==> v32: inputs <==
// cnn_accel
module cnn_accel (
    input  logic        clk,
    input  logic        rst,
    input  logic        wr_en,
    input  logic        wr_sel,      
    input  logic [5:0]  wr_addr,
    input  logic [7:0]  wr_data,
    input  logic        start,
    output logic        ready,
    output logic        out_valid,
    output logic [15:0] out_data
);
==> flow/config.mk <==
export PLATFORM = sky130hd
export DESIGN_NAME = cnn_accel
export DESIGN_NICKNAME = cnn_accel
export VERILOG_FILES = /design/flow/design.v
export SDC_FILE = /design/flow/constraint.sdc
export NUM_CORES = 4
export LEC_CHECK = 0
export ABC_AREA = 1
export CAP_MARGIN = 0
export CORE_ASPECT_RATIO = 1.09
export CORE_MARGIN = 2
export CORE_UTILIZATION = 18
export GPL_TIMING_DRIVEN = 0
export PLACE_DENSITY_LB_ADDON = 0.22
export SETUP_SLACK_MARGIN = 0.56
export SLEW_MARGIN = 35
export TNS_END_PERCENT = 65
==> flow/constraint.sdc <==
create_clock -name core_clock -period 4.8 [get_ports {clk}]
set_input_delay 0.9600 -clock core_clock [delete_from_list [all_inputs] [get_ports {clk}]]
set_output_delay 0.9600 -clock core_clock [all_outputs]
set_load 0.01 [all_outputs]
run.sh (not shown) runs the stock make flow with config.mk's settings and CLKGATE_MAP_FILE=.
==> v19 (differences from v32) <==
==> flow/config.mk (replaced) <==
export PLATFORM = sky130hd
export DESIGN_NAME = cnn_accel
export DESIGN_NICKNAME = cnn_accel
export VERILOG_FILES = /design/flow/design.v
export SDC_FILE = /design/flow/constraint.sdc
export NUM_CORES = 4
export LEC_CHECK = 0
export CAP_MARGIN = 10
export CORE_MARGIN = 2
export CORE_UTILIZATION = 66
export CTS_CLUSTER_DIAMETER = 30
export MAX_ROUTING_LAYER = met4
export SETUP_SLACK_MARGIN = 1.51
export SLEW_MARGIN = 20
==> flow/constraint.sdc (replaced) <==
create_clock -name core_clock -period 5.2 [get_ports {clk}]
set_input_delay 1.0400 -clock core_clock [delete_from_list [all_inputs] [get_ports {clk}]]
set_output_delay 1.0400 -clock core_clock [all_outputs]
set_load 0.01 [all_outputs]
==> v1 (differences from v32) <==
==> flow/config.mk (replaced) <==
export PLATFORM = sky130hd
export DESIGN_NAME = cnn_accel
export DESIGN_NICKNAME = cnn_accel
export VERILOG_FILES = /design/flow/design.v
export SDC_FILE = /design/flow/constraint.sdc
export NUM_CORES = 4
export LEC_CHECK = 0
export CAP_MARGIN = 20
export CORE_MARGIN = 2
export CORE_UTILIZATION = 57
export SLEW_MARGIN = 20
==> flow/constraint.sdc (replaced) <==
create_clock -name core_clock -period 5.2 [get_ports {clk}]
set_input_delay 1.0400 -clock core_clock [delete_from_list [all_inputs] [get_ports {clk}]]
set_output_delay 1.0400 -clock core_clock [all_outputs]
set_load 0.01 [all_outputs]
==> results <==
Run status: v1 finished with violations; v32 finished with violations; v19 finished with violations
Reasons for failing layout checks: v1 setup timing; v32 setup timing; v19 setup timing
Number of well taps: v1 1368; v32 4329; v19 1165
Power dissipated in sequential cells: v1 6.88 mW; v32 6.65 mW; v19 6.97 mW
H-tree depth: v1 3; v32 3; v19 4
Worst slew margin relative to its limit: v1 0.201; v32 0.325; v19 0.115
Leakage: v1 34.0 nW; v32 37.8 nW; v19 36.8 nW
Clk_buf instances: v1 123; v32 128; v19 235
Synth Seq Share: v1 0.321; v32 0.314; v19 0.321
Die Wd: v1 325 um; v32 556 um; v19 302 um
Worst r2r path cells: v1 23; v32 27; v19 24
Die Y-Extent: v1 325 um; v32 606 um; v19 302 um
Register share of total power: v1 0.214; v32 0.227; v19 0.152
Portion of the layout cell area used by non-clock buffers: v1 0.0742; v32 0.0754; v19 0.0889
Cell area after placement: v1 64100 um2; v32 66800 um2; v19 64100 um2
Count leader, synth: v1 sky130_fd_sc_hd__inv_1; v32 sky130_fd_sc_hd__nand2_1; v19 sky130_fd_sc_hd__inv_1
Final worst setup slack: v1 -2.25 ns; v32 -2.90 ns; v19 -2.45 ns
Req. time, crit path: v1 5.76 ns; v32 5.38 ns; v19 5.84 ns
First element of the critical path: v1 u_wbuf.buffer[6][1]; v32 u_wbuf.buffer[5][0]; v19 u_wbuf.buffer[3][2]
Detailed-route via count: v1 42220; v32 50498; v19 45922
P_sw: v1 14.5 mW; v32 13.2 mW; v19 19.6 mW
AO/OA Area Share: v1 0.0714; v32 0.0666; v19 0.0714
Fp_density: v1 0.575; v32 0.181; v19 0.664
Post-cts sizing count: v1 113; v32 839; v19 466
Total detailed-routing wirelength: v1 190000 um; v32 264000 um; v19 204000 um
Power figures rest on the tool's default switching activity, not on a simulated workload.
